==> 07-13 <==
==> flow/design.v <==
`default_nettype none
module organ_tone (
    input  logic        clk,
    input  logic        rst,
    input  logic [3:0]  SW,
    output logic        tone,
    output logic [15:0] lcd_freq
);
logic newclock;  
logic reset;  
logic [31:0]d;  
logic [31:0]desiredfreq;  
logic [23:0] LcdDisplay;  
logic [31:0] ScopeInfoB;  
getdesiredfreq getfreq (.clk(clk), .SW(SW[3:1]),.desiredfreq(desiredfreq),
.LcdDisplay(LcdDisplay),.LcdinfoDisplay(lcd_freq),.ScopeInfoB(ScopeInfoB));
counter counter1(.clk(clk), .reset(reset | rst), .Q(d));
clockdiv clockdiv1(.d(d),.desiredfreq(desiredfreq),.clk(clk),.rst(rst),.reset(reset),.newclock(newclock));
mux2 mux (.a(newclock), .b(1'b0),.sel(SW[0]),.out(tone));
endmodule
module counter(input logic clk, input logic reset, output logic [31:0] Q);
always_ff @ (posedge (clk))
begin 
	if (reset)
		begin
		Q<=32'b1;
		end
	else
		Q<=Q+32'b1;
end
endmodule
module clockdiv (input logic [31:0] d,input logic [31:0] desiredfreq,input logic clk, input logic rst, output logic reset, output logic newclock);
always_ff @ (posedge (clk))
begin
	if (rst)
		begin
		newclock<=1'b0;
		reset<=1'b0;
		end
	else if (d==((32'd25000000/(desiredfreq))-32'd1))
		begin
		newclock<=1'b1;
		end
	else if (d>=((32'd50000000/(desiredfreq))-32'b1))
		begin
		newclock<=1'b0;
		reset<=1'b1;
		end
	else
		begin
		newclock<= newclock;
		reset<=1'b0;
		end
end
endmodule
module getdesiredfreq (
input logic clk, 
input logic [2:0] SW,
output logic [31:0] desiredfreq, 
output logic [23:0] LcdDisplay,
output logic [15:0] LcdinfoDisplay,
output logic [31:0] ScopeInfoB);
parameter character_0 =8'h30;
parameter character_1 =8'h31;
parameter character_2 =8'h32;
parameter character_3 =8'h33;
parameter character_4 =8'h34;
parameter character_5 =8'h35;
parameter character_6 =8'h36;
parameter character_7 =8'h37;
parameter character_8 =8'h38;
parameter character_9 =8'h39;
parameter character_A =8'h41;
parameter character_B =8'h42;
parameter character_C =8'h43;
parameter character_D =8'h44;
parameter character_E =8'h45;
parameter character_F =8'h46;
parameter character_G =8'h47;
parameter character_H =8'h48;
parameter character_I =8'h49;
parameter character_J =8'h4A;
parameter character_K =8'h4B;
parameter character_L =8'h4C;
parameter character_M =8'h4D;
parameter character_N =8'h4E;
parameter character_O =8'h4F;
parameter character_P =8'h50;
parameter character_Q =8'h51;
parameter character_R =8'h52;
parameter character_S =8'h53;
parameter character_T =8'h54;
parameter character_U =8'h55;
parameter character_V =8'h56;
parameter character_W =8'h57;
parameter character_X =8'h58;
parameter character_Y =8'h59;
parameter character_Z =8'h5A;
parameter character_lowercase_a= 8'h61;
parameter character_lowercase_b= 8'h62;
parameter character_lowercase_c= 8'h63;
parameter character_lowercase_d= 8'h64;
parameter character_lowercase_e= 8'h65;
parameter character_lowercase_f= 8'h66;
parameter character_lowercase_g= 8'h67;
parameter character_lowercase_h= 8'h68;
parameter character_lowercase_i= 8'h69;
parameter character_lowercase_j= 8'h6A;
parameter character_lowercase_k= 8'h6B;
parameter character_lowercase_l= 8'h6C;
parameter character_lowercase_m= 8'h6D;
parameter character_lowercase_n= 8'h6E;
parameter character_lowercase_o= 8'h6F;
parameter character_lowercase_p= 8'h70;
parameter character_lowercase_q= 8'h71;
parameter character_lowercase_r= 8'h72;
parameter character_lowercase_s= 8'h73;
parameter character_lowercase_t= 8'h74;
parameter character_lowercase_u= 8'h75;
parameter character_lowercase_v= 8'h76;
parameter character_lowercase_w= 8'h77;
parameter character_lowercase_x= 8'h78;
parameter character_lowercase_y= 8'h79;
parameter character_lowercase_z= 8'h7A;
parameter character_colon = 8'h3A;           
parameter character_stop = 8'h2E;            
parameter character_semi_colon = 8'h3B;    
parameter character_minus = 8'h2D;          
parameter character_divide = 8'h2F;          
parameter character_plus = 8'h2B;           
parameter character_comma = 8'h2C;           
parameter character_less_than = 8'h3C;     
parameter character_greater_than = 8'h3E;  
parameter character_equals = 8'h3D;          
parameter character_question = 8'h3F;       
parameter character_dollar = 8'h24;          
parameter character_space=8'h20;            
parameter character_exclaim=8'h21;           
always_comb
	case(SW[2:0])
	3'b000: 
		begin
		desiredfreq=32'd523; 
		LcdDisplay={character_D,character_O,character_space}; 
		LcdinfoDisplay=16'h0523;
		ScopeInfoB={character_S,character_0,character_0,character_0};
		end
	3'b001: 
		begin 
		desiredfreq=32'd587; 
		LcdDisplay={character_R,character_E,character_space}; 
		LcdinfoDisplay=16'h0587;
		ScopeInfoB={character_S,character_0,character_0,character_1};
		end
	3'b010: 
		begin 
		desiredfreq=32'd659; 
		LcdDisplay={character_M, character_E,character_space}; 
		LcdinfoDisplay=16'h0659;
		ScopeInfoB={character_S,character_0,character_1,character_0};
		end
	3'b011: 
		begin 
		desiredfreq=32'd698; 
		LcdDisplay={character_F, character_A,character_space}; 
		LcdinfoDisplay=16'h0698;
		ScopeInfoB={character_S,character_0,character_1,character_1};
		end
	3'b100: 
		begin 
		desiredfreq=32'd783; 
		LcdDisplay={character_S, character_O,character_space}; 
		LcdinfoDisplay=16'h0783;
		ScopeInfoB={character_S,character_1,character_0,character_0};
		end
	3'b101: 
		begin 
		desiredfreq=32'd880; 
		LcdDisplay={character_L, character_A,character_space}; 
		LcdinfoDisplay=16'h0880;
		ScopeInfoB={character_S,character_1,character_0,character_1};
		end
	3'b110: 
		begin 
		desiredfreq=32'd987; 
		LcdDisplay={character_T, character_I,character_space};
		LcdinfoDisplay=16'h0987;
		ScopeInfoB={character_S,character_1,character_1,character_0};
		end
	3'b111: 
		begin 
		desiredfreq=32'd1046; 
		LcdDisplay={character_D, character_O, character_2};
		LcdinfoDisplay=16'h1046;
		ScopeInfoB={character_S,character_1,character_1,character_1};
		end
	default:
		begin 
		desiredfreq=32'd1000; 
		LcdDisplay={character_N, character_O,character_space};		
		LcdinfoDisplay=16'h1000;
		ScopeInfoB={character_S,character_lowercase_z,character_lowercase_z,character_lowercase_z};
		end 
	endcase
endmodule
module mux2 (input logic a, input logic b, input logic sel, output logic out);
assign out=sel?a:b;
endmodule
==> flow/run.sh <==
#!/bin/bash
# the make line also repeats each setting of config.mk as NAME=value (left out here)
make -C /OpenROAD-flow-scripts/flow DESIGN_CONFIG=/design/flow/config.mk WORK_HOME=/design/flow/orfs CLKGATE_MAP_FILE= finish
==> flow/config.mk <==
export PLATFORM = sky130hd
export DESIGN_NAME = organ_tone
export DESIGN_NICKNAME = organ_tone
export VERILOG_FILES = /design/flow/design.v
export SDC_FILE = /design/flow/constraint.sdc
export NUM_CORES = 4
export LEC_CHECK = 0
export ABC_AREA = 1
export CAP_MARGIN = 0
export CORE_ASPECT_RATIO = 1.53
export CORE_MARGIN = 2
export CORE_UTILIZATION = 72
export CTS_CLUSTER_DIAMETER = 255
export CTS_CLUSTER_SIZE = 96
export PLACE_DENSITY = 0.36
export SETUP_SLACK_MARGIN = -2.0
export SLEW_MARGIN = 20
export TNS_END_PERCENT = 5
==> flow/constraint.sdc <==
create_clock -name core_clock -period 54.0 [get_ports {clk}]
set_input_delay 10.8000 -clock core_clock [delete_from_list [all_inputs] [get_ports {clk}]]
set_output_delay 10.8000 -clock core_clock [all_outputs]
set_load 0.01 [all_outputs]
==> 05-27: changes against 07-13 <==
Settings changed: CAP_MARGIN 0 to 20, CORE_ASPECT_RATIO 1.53 to 1.03, CORE_UTILIZATION 72 to 71, CTS_CLUSTER_DIAMETER 255 to unset, CTS_CLUSTER_SIZE 96 to 34, GPL_ROUTABILITY_DRIVEN set to 1, MAX_ROUTING_LAYER set to met5, PLACE_DENSITY 0.36 to unset, PLACE_DENSITY_LB_ADDON set to 0.21.
==> flow/constraint.sdc (replaced) <==
create_clock -name core_clock -period 58.9 [get_ports {clk}]
set_input_delay 11.7800 -clock core_clock [delete_from_list [all_inputs] [get_ports {clk}]]
set_output_delay 11.7800 -clock core_clock [all_outputs]
set_load 0.01 [all_outputs]
==> 03-06: changes against 07-13 <==
Settings changed: ABC_AREA 1 to unset, CAP_MARGIN 0 to 40, CORE_ASPECT_RATIO 1.53 to 0.5, CORE_UTILIZATION 72 to 23, CTS_CLUSTER_DIAMETER 255 to unset, CTS_CLUSTER_SIZE 96 to unset, GPL_ROUTABILITY_DRIVEN set to 0, MAX_ROUTING_LAYER set to met5, PLACE_DENSITY 0.36 to unset, SETUP_SLACK_MARGIN -2.0 to unset, TNS_END_PERCENT 5 to 15.
==> flow/constraint.sdc (replaced) <==
create_clock -name core_clock -period 88.2 [get_ports {clk}]
set_input_delay 17.6400 -clock core_clock [delete_from_list [all_inputs] [get_ports {clk}]]
set_output_delay 17.6400 -clock core_clock [all_outputs]
set_load 0.01 [all_outputs]
==> results <==
item	07-13	05-27	03-06
Outcome	aborted with a tool error	aborted with a tool error	no timing/DRC/antenna violations
Stage where the flow stopped	detailed placement (3_5_place_dp)	global routing (5_1_grt)	-
Area share of and/or/nand/nor cells after synthesis	55.29%	55.29%	30.54%
Number of distinct library cells after synthesis	106	106	201
Yosys stat area	54140 µm²	54140 µm²	51260 µm²
Most instantiated library cell after synthesis	nand2_1	nand2_1	nor2_1
Compound Share, Synth	12.75%	12.75%	36.76%
Die Y	343.2 µm	284.3 µm	337.8 µm
Hold_buf cts	-	0	0
# H-tree levels	-	2	2
TritonCTS Sinks	-	34	34
Number of core rows	124	102	122
Area fraction in mux cells	0.1132%	0.1132%	4.894%
Number of instances in the synthesized netlist	9630	9630	7299
Setup slack after placement	-	-6.367 ns	-1.729 ns
Syn_area_per_cell	5.622 µm²	5.622 µm²	7.023 µm²
Die Wd	225.7 µm	276.1 µm	671.7 µm
Cell total in the yosys stat output	9630	9630	7299
